// MBF
module MBF(CLK, RESET, IN_VALID, IN_DATA, X_DATA, Y_DATA, OUT_VALID);
Size: about 3700 cells after synthesis, roughly 43 I/O pins, about 0.039 sq mm of cells after synthesis.
clock: 5.7 ns
lec_check: 0
abc_area: 1
cap_margin: 20
cell_pad_in_sites_detail_placement: 0
core_aspect_ratio: 1.85
core_margin: 2
core_utilization: 72
place_density: 0.66
setup_slack_margin: 1.48
slew_margin: 0
run.sh (not shown) runs the stock make flow with config.mk's settings and CLKGATE_MAP_FILE=.
Next try:
- CELL_PAD_IN_SITES_DETAIL_PLACEMENT: 0 -> default
- CORE_ASPECT_RATIO: 1.85 -> default
- CORE_UTILIZATION: 72 -> 70
- CTS_CLUSTER_SIZE: default -> 71
- PLACE_DENSITY: 0.66 -> default
- SETUP_SLACK_MARGIN: 1.48 -> default
- SLEW_MARGIN: 0 -> 20
- clock period: 5.7 -> 3.89 ns (I/O delays scaled with it)
After rerunning:
- With this change the flow finished but fails on setup timing
- synthesized cell count is unchanged
- critical path depth fell by 1
- worst setup slack is worse by 1.7 ns
- routed wire length fell by 5.5%
- core utilization rose by 1.3 points
- fmax rose by 1.3%
- die size rose by 2.6%
- cell count rose by 4.5%
- via count rose by 1.5%
Next try:
- CORE_UTILIZATION: 70 -> 72
- CTS_CLUSTER_SIZE: 71 -> 10
- SETUP_SLACK_MARGIN: default -> 1.07
- TNS_END_PERCENT: default -> 5
- clock period: 3.89 -> 3.73 ns (I/O delays scaled with it)
The new run finished but fails on capacitance limit, setup timing.
Non-clock buffer count falls by 10.
First-iteration DRC count rises to 2.6 times its value.
Via count rises by about a fifth.
Worst setup slack loses 0.56 ns.
Wire length rises by well over a third.
Synthesized cell count does not change.
Critical path depth falls by 2.
Synthesized area is unchanged.
Sequential cell count stays the same.
Count of clock-buffer cells in the layout rises by 1.
Next try:
- CTS_CLUSTER_SIZE: 10 -> 98
- SETUP_SLACK_MARGIN: 1.07 -> 0.62
- This time the run ran to the end with violations: setup timing
- wire length went down by 28%
- cell area went down by 4.7%
- register-to-register slack gains 0.47 ns
- hold slack stays flat
- final cell count hardly moves
- sequential share of layout area increases by 1.2 points

MBF again, from the RTL that the note above started with.
clock: 9.59 ns
lec_check: 0
abc_area: 0
cap_margin: 40
core_margin: 5
core_utilization: 56
cts_cluster_diameter: 216
gpl_routability_driven: 1
max_routing_layer: met5
min_routing_layer: met2
place_density_lb_addon: 0.06
slew_margin: 10
Next try:
- ABC_AREA: 0 -> unset
- CAP_MARGIN: 40 -> 20
- CORE_MARGIN: 5 -> 2
- CORE_UTILIZATION: 56 -> 72
- CTS_CLUSTER_DIAMETER: 216 -> unset
- GPL_ROUTABILITY_DRIVEN: 1 -> unset
- MAX_ROUTING_LAYER: met5 -> unset
- MIN_ROUTING_LAYER: met2 -> unset
- PLACE_DENSITY_LB_ADDON: 0.06 -> unset
- SLEW_MARGIN: 10 -> 20
- clock period: 9.59 -> 5.74 ns (I/O delays scaled with it)
Result: The new run finished but failed the layout checks on negative setup slack; final cell count barely changes; setup slack loses 2.8 ns; worst hold slack barely changes; sequential share of layout area decreases by 1.1 points; global-route usage fell by 1.4 points.
Next try:
- ABC_AREA: unset -> 1
- CTS_CLUSTER_DIAMETER: unset -> 400
- PLACE_DENSITY: unset -> 0.36
- TNS_END_PERCENT: unset -> 10
- clock period: 5.74 -> 3.91 ns (I/O delays scaled with it)
What happened:
- The changed run produced a layout that fails on negative setup slack
- clock skew rose by 0.024 ns
- sequential share of layout area fell by 1.6 points
- core utilization rises by 2.5 points
Next try:
- PLACE_DENSITY: 0.36 -> unset
- The new run finished with negative setup slack left
- via count does not change
- worst hold slack stays the same
- die size stays the same
- utilization is unchanged
- global-route usage does not change
Next try:
- ABC_AREA: 1 -> unset
- CORE_UTILIZATION: 72 -> 58
- CTS_CLUSTER_DIAMETER: 400 -> unset
- TNS_END_PERCENT: 10 -> 35
- clock period: 3.91 -> 5.86 ns (I/O delays scaled with it)
The changed run finished with negative setup slack left. Die size climbs by 20%. Wire length drops by 18%. Via count decreases by 19%. Cell area drops by 5.1%. Register-to-register slack gains 0.89 ns. Critical path depth went down by 4. Clock skew fell by 0.0090 ns.

Starting RTL as in the previous note.
// MBF
module MBF(CLK, RESET, IN_VALID, IN_DATA, X_DATA, Y_DATA, OUT_VALID);
Settings: LEC_CHECK=0, ABC_AREA=1, CAP_MARGIN=5, CORE_MARGIN=2, CORE_UTILIZATION=72, CTS_CLUSTER_SIZE=71, HOLD_SLACK_MARGIN=-0.06, SETUP_SLACK_MARGIN=0.31, SLEW_MARGIN=40; clock period 3.73 ns.
The first run completed, yet does not pass: setup timing.
Next try:
Settings changed: ABC_AREA 1 to unset, CAP_MARGIN 5 to 20, CORE_UTILIZATION 72 to 67, CTS_CLUSTER_SIZE 71 to unset, HOLD_SLACK_MARGIN -0.06 to unset, SETUP_SLACK_MARGIN 0.31 to unset, SLEW_MARGIN 40 to 20.
Clock period 3.73 ns to 6.72 ns, I/O delays scaled along.
What happened:
- The new run passed the timing, design-rule and antenna checks
- cell area is lower by about 12%
- setup slack gets better by 1.7 ns
- via count is lower by about 22%
- first-iteration DRC count is lower by about 50%
- wire length is lower by 27%
Next try:
Settings changed: ABC_AREA set to 1, CORE_UTILIZATION 67 to 72, CTS_CLUSTER_SIZE set to 79, PLACE_DENSITY_LB_ADDON set to 0.04, SETUP_SLACK_MARGIN set to -0.37.
Clock period 6.72 ns to 3.86 ns, I/O delays scaled along.
Effect: The changed run finished but failed the layout checks on setup timing. Worst hold slack gets worse by 0.011 ns. Wire length goes up by 29%. Final area goes up by 10%. Fmax goes up by 25%. Synthesized area goes up by 3.3%.
Next try:
Settings changed: CELL_PAD_IN_SITES_DETAIL_PLACEMENT set to 0, CORE_ASPECT_RATIO set to 0.87, CTS_CLUSTER_SIZE 79 to 72, SETUP_SLACK_MARGIN -0.37 to 1.19.
Clock period 3.86 ns to 5.16 ns, I/O delays scaled along.
Effect:
- The new run finished with timing, DRC and antenna clean
- core utilization decreases by 0.51 points
- worst setup slack gains 1.4 ns
- via count increases by 0.80%
- cell count decreases by 1.3%
- synthesized cell count is unchanged
- maximum frequency increases by 1.9%
- synthesized area does not change
- non-clock buffer count decreases by 91

Starting RTL as in the previous note.
==> flow/design.v (excerpt) <==
module MBF(CLK, RESET, IN_VALID, IN_DATA, X_DATA, Y_DATA, OUT_VALID);
Settings: LEC_CHECK=0, ABC_AREA=1, CAP_MARGIN=20, CELL_PAD_IN_SITES_DETAIL_PLACEMENT=0, CORE_ASPECT_RATIO=0.87, CORE_MARGIN=2, CORE_UTILIZATION=72, CTS_CLUSTER_SIZE=72, PLACE_DENSITY=0.4, SETUP_SLACK_MARGIN=1.19, SLEW_MARGIN=20; clock period 5.16 ns.
Next try:
CELL_PAD_IN_SITES_DETAIL_PLACEMENT = not set   (was 0)
CORE_ASPECT_RATIO = not set   (was 0.87)
CTS_CLUSTER_SIZE = 78   (was 72)
PLACE_DENSITY = not set   (was 0.4)
SETUP_SLACK_MARGIN = not set   (was 1.19)
clock period = 3.97 ns   (was 5.16 ns; I/O delays follow)
Result: Now the flow produced a layout that fails on setup timing. Worst setup slack got worse by 1.2 ns. Final cell count increases slightly. Final area went up slightly. Global-route usage climbs by 1.4 points.
Next try:
ABC_AREA = not set   (was 1)
CORE_UTILIZATION = 40   (was 72)
CTS_CLUSTER_SIZE = not set   (was 78)
clock period = 6.72 ns   (was 3.97 ns; I/O delays follow)
The new run ran to the end with no violations.
Cell count came out lower by 2.5%.
Final area decreases by 7.8%.
Clock skew is lower by 0.0057 ns.

MBF again, from the RTL that the note above started with.
make LEC_CHECK=0 CAP_MARGIN=30 CORE_MARGIN=2 CORE_UTILIZATION=53 CTS_CLUSTER_SIZE=82 GPL_TIMING_DRIVEN=1 MIN_ROUTING_LAYER=met2 SETUP_SLACK_MARGIN=1.04 SLEW_MARGIN=35 TNS_END_PERCENT=60 finish   # period 5.85 ns
The first run finished but fails on DRC, setup timing.
Rerun with:
Settings changed: CAP_MARGIN 30 to 20, CORE_UTILIZATION 53 to 40, CTS_CLUSTER_SIZE 82 to default, GPL_TIMING_DRIVEN 1 to default, HOLD_SLACK_MARGIN from default to 0.15, MIN_ROUTING_LAYER met2 to default, SETUP_SLACK_MARGIN 1.04 to default, SLEW_MARGIN 35 to 20, TNS_END_PERCENT 60 to 45.
Clock period 5.85 ns to 11.1 ns, I/O delays scaled along.
Result:
- Now the flow went through all stages and came out clean
- wire length fell by 13%
- clock skew is lower by 0.014 ns
- setup slack gets better by 4.7 ns
- fmax came out lower by 8.2%

ember:
The RTL this note starts from:
==> flow/design.v <==
`timescale 1ns/10ps
module MBF(CLK, RESET, IN_VALID, IN_DATA, X_DATA, Y_DATA, OUT_VALID);
input   CLK;
input   RESET;
input   IN_VALID;
input       [12:0]  IN_DATA;
output  reg [12:0]  X_DATA;
output  reg [12:0]  Y_DATA;
output  reg         OUT_VALID;
reg [5:0] data_cnt;
reg [12:0] s[0:10];
reg [12:0] in_data;
reg [33:0] y_h[0:11];
reg [33:0] y_l[0:11];
wire [17:0] H0, H1, H2, H3, H4, H5, H6, H7, H8, H9, H10, H11;
wire [17:0] L0, L1, L2, L3, L4, L5, L6, L7, L8, L9, L10, L11;
assign H0 = 18'd110592;
assign H1 = 18'd77824;
assign H2 = 18'd20480;
assign H3 = 18'd36864;
assign H4 = 18'd86016;
assign H5 = 18'd69632;
assign H6 = 18'd65536;
assign H7 = 18'd77824;
assign H8 = 18'd45056;
assign H9 = 18'd49152;
assign H10 = 18'd65536;
assign H11 = 18'd126976;
assign L0 = 18'd57344;
assign L1 = 18'd16384;
assign L2 = 18'd12288;
assign L3 = 18'd4096;
assign L4 = 18'd65536;
assign L5 = 18'd57344;
assign L6 = 18'd114688;
assign L7 = 18'd65536;
assign L8 = 18'd126976;
assign L9 = 18'd114688;
assign L10 = 18'd126976;
assign L11 = 18'd69632;
always@(posedge RESET or posedge CLK)
begin
    if (RESET) begin
        in_data <= 13'b0;
        s[0] <= 13'b0;
		s[1] <= 13'b0;
		s[2] <= 13'b0;
		s[3] <= 13'b0;
		s[4] <= 13'b0;
		s[5] <= 13'b0;	
		s[6] <= 13'b0;
		s[7] <= 13'b0;
		s[8] <= 13'b0;
		s[9] <= 13'b0;
		s[10] <= 13'b0;
 		y_h[0] <= 34'b0;
		y_h[1] <= 34'b0;
		y_h[2] <= 34'b0;
		y_h[3] <= 34'b0;
		y_h[4] <= 34'b0;
		y_h[5] <= 34'b0;	
		y_h[6] <= 34'b0;
		y_h[7] <= 34'b0;
		y_h[8] <= 34'b0;
		y_h[9] <= 34'b0;
		y_h[10] <= 34'b0;
		y_h[11] <= 34'b0;
		y_l[0] <= 34'b0;
		y_l[1] <= 34'b0;
		y_l[2] <= 34'b0;
		y_l[3] <= 34'b0;
		y_l[4] <= 34'b0;
		y_l[5] <= 34'b0;	
		y_l[6] <= 34'b0;
		y_l[7] <= 34'b0;
		y_l[8] <= 34'b0;
		y_l[9] <= 34'b0;
		y_l[10] <= 34'b0;
		y_l[11] <= 34'b0;
    end else begin
        in_data <= (IN_VALID) ? IN_DATA : 13'b0;
		s[0] <= in_data;
		s[1] <= s[0];
		s[2] <= s[1];
		s[3] <= s[2];
		s[4] <= s[3];
		s[5] <= s[4];
		s[6] <= s[5];
		s[7] <= s[6];
		s[8] <= s[7];
		s[9] <= s[8];
		s[10] <= s[9];
		y_h[0] <= H0 * in_data;
		y_h[1] <= H1 * s[0];
        y_h[2] <= H2 * s[1];
        y_h[3] <= H3 * s[2];
        y_h[4] <= H4 * s[3];
        y_h[5] <= H5 * s[4];
        y_h[6] <= H6 * s[5];
        y_h[7] <= H7 * s[6];
        y_h[8] <= H8 * s[7];
        y_h[9] <= H9 * s[8];
        y_h[10] <= H10 * s[9];
        y_h[11] <= H11 * s[10];
		y_l[0] <= L0 * in_data;
		y_l[1] <= L1 * s[0];
        y_l[2] <= L2 * s[1];
        y_l[3] <= L3 * s[2];
        y_l[4] <= L4 * s[3];
        y_l[5] <= L5 * s[4];
        y_l[6] <= L6 * s[5];
        y_l[7] <= L7 * s[6];
        y_l[8] <= L8 * s[7];
        y_l[9] <= L9 * s[8];
        y_l[10] <= L10 * s[9];
        y_l[11] <= L11 * s[10];
    end
end
reg [12:0] fk_x;
reg [12:0] fk_y;
always @ (posedge RESET or posedge CLK)
begin
	if (RESET) begin
		X_DATA <= 13'b0;
		Y_DATA <= 13'b0;
		fk_x <= 13'b0;
		fk_y <= 13'b0;
		OUT_VALID <= 1'b0;
	end else begin
		fk_y <= (((y_h[0] + y_h[1] + y_h[2] + y_h[3] + y_h[4] + y_h[5] + y_h[6] + y_h[7] + y_h[8] + y_h[9] + y_h[10] + y_h[11]) >> 20) & 14'd1) ? 
				(((y_h[0] + y_h[1] + y_h[2] + y_h[3] + y_h[4] + y_h[5] + y_h[6] + y_h[7] + y_h[8] + y_h[9] + y_h[10] + y_h[11]) >> 20) + 1'b1) >> 1 :
				((y_h[0] + y_h[1] + y_h[2] + y_h[3] + y_h[4] + y_h[5] + y_h[6] + y_h[7] + y_h[8] + y_h[9] + y_h[10] + y_h[11]) >> 21);
		fk_x <= (((y_l[0] + y_l[1] + y_l[2] + y_l[3] + y_l[4] + y_l[5] + y_l[6] + y_l[7] + y_l[8] + y_l[9] + y_l[10] + y_l[11]) >> 20) & 14'd1) ? 
				(((y_l[0] + y_l[1] + y_l[2] + y_l[3] + y_l[4] + y_l[5] + y_l[6] + y_l[7] + y_l[8] + y_l[9] + y_l[10] + y_l[11]) >> 20) + 1'b1) >> 1 :
				((y_l[0] + y_l[1] + y_l[2] + y_l[3] + y_l[4] + y_l[5] + y_l[6] + y_l[7] + y_l[8] + y_l[9] + y_l[10] + y_l[11]) >> 21);
		X_DATA <= fk_x;
		Y_DATA <= fk_y;
		OUT_VALID <= (fk_x) ? 1'b1 : 1'b0;
	end
end
endmodule
make LEC_CHECK=0 CAP_MARGIN=20 CELL_PAD_IN_SITES_DETAIL_PLACEMENT=0 CORE_ASPECT_RATIO=0.87 CORE_MARGIN=4 CORE_UTILIZATION=70 SETUP_SLACK_MARGIN=-0.45 SLEW_MARGIN=20 finish   # period 5.16 ns
ember -> stages 100% | layout checks FAIL | setup timing
The following lists how garnet was set up differently from ember:
Settings: a deleted CORE_ASPECT_RATIO that had been 0.87; a deleted SETUP_SLACK_MARGIN that had been -0.45; a change of CORE_UTILIZATION from 70 to 68; a change of CORE_MARGIN from 4 to 2; a deleted CELL_PAD_IN_SITES_DETAIL_PLACEMENT that had been 0; a change of the clock period (ns, I/O delays scaled along) from 5.16 to 5.68.
Results
- garnet: all stages done; final checks FAILED (setup timing).
- Going from ember to garnet, area fraction in mux cells comparable; area of placed instances comparable; net total in the final layout comparable.
> inputs changed (garnet -> indigo)
Settings: SETUP_SLACK_MARGIN newly set to -0.21; CTS_CLUSTER_SIZE newly set to 77; ABC_AREA newly set to 1; PLACE_DENSITY_LB_ADDON newly set to 0.04; CORE_UTILIZATION changed from 68 to 72; the clock period (ns, I/O delays scaled along) changed from 5.68 to 3.77.
[summary]
Measured against each other, indigo and garnet differ in headroom to the max-slew limit, the lower figure coming from garnet. | indigo | all stages done | FAIL | setup timing |. Looking at minimum clock period after layout across both flows, indigo is the stronger of the two, with garnet trailing. Compared with garnet, indigo shows a via-per-instance ratio that is 0.48 higher. Measured against indigo, the cell area after layout of garnet comes out at 0.933 times the reference value.
Input-level comparison between willow and indigo:
Settings: clearing SETUP_SLACK_MARGIN, which used to be -0.21; swapping 77 for 71 in CTS_CLUSTER_SIZE; swapping 20 for 5 in CAP_MARGIN; clearing PLACE_DENSITY_LB_ADDON, which used to be 0.04; swapping 3.77 for 3.89 in the clock period (ns, I/O delays scaled along).
Results
willow finished all stages; however, its layout fails the closing checks, the failures being setup timing.
Relative area of clock buffers and inverters in the final design: willow vs indigo, no meaningful difference
willow ended with more global placer's final weighted congestion than indigo.
Global-route wire length before repair was higher in the run labelled willow.
Number of cells in the design after placement: willow vs indigo, no meaningful difference
Cell area | willow vs indigo | willow smaller
Worst setup slack (lower): indigo
Against indigo, willow reports a setup skew after layout that is higher.
willow against indigo: actual slew at the worst max-slew pin climbed 0.14 ns; met3 capacity usage during global routing now smaller.
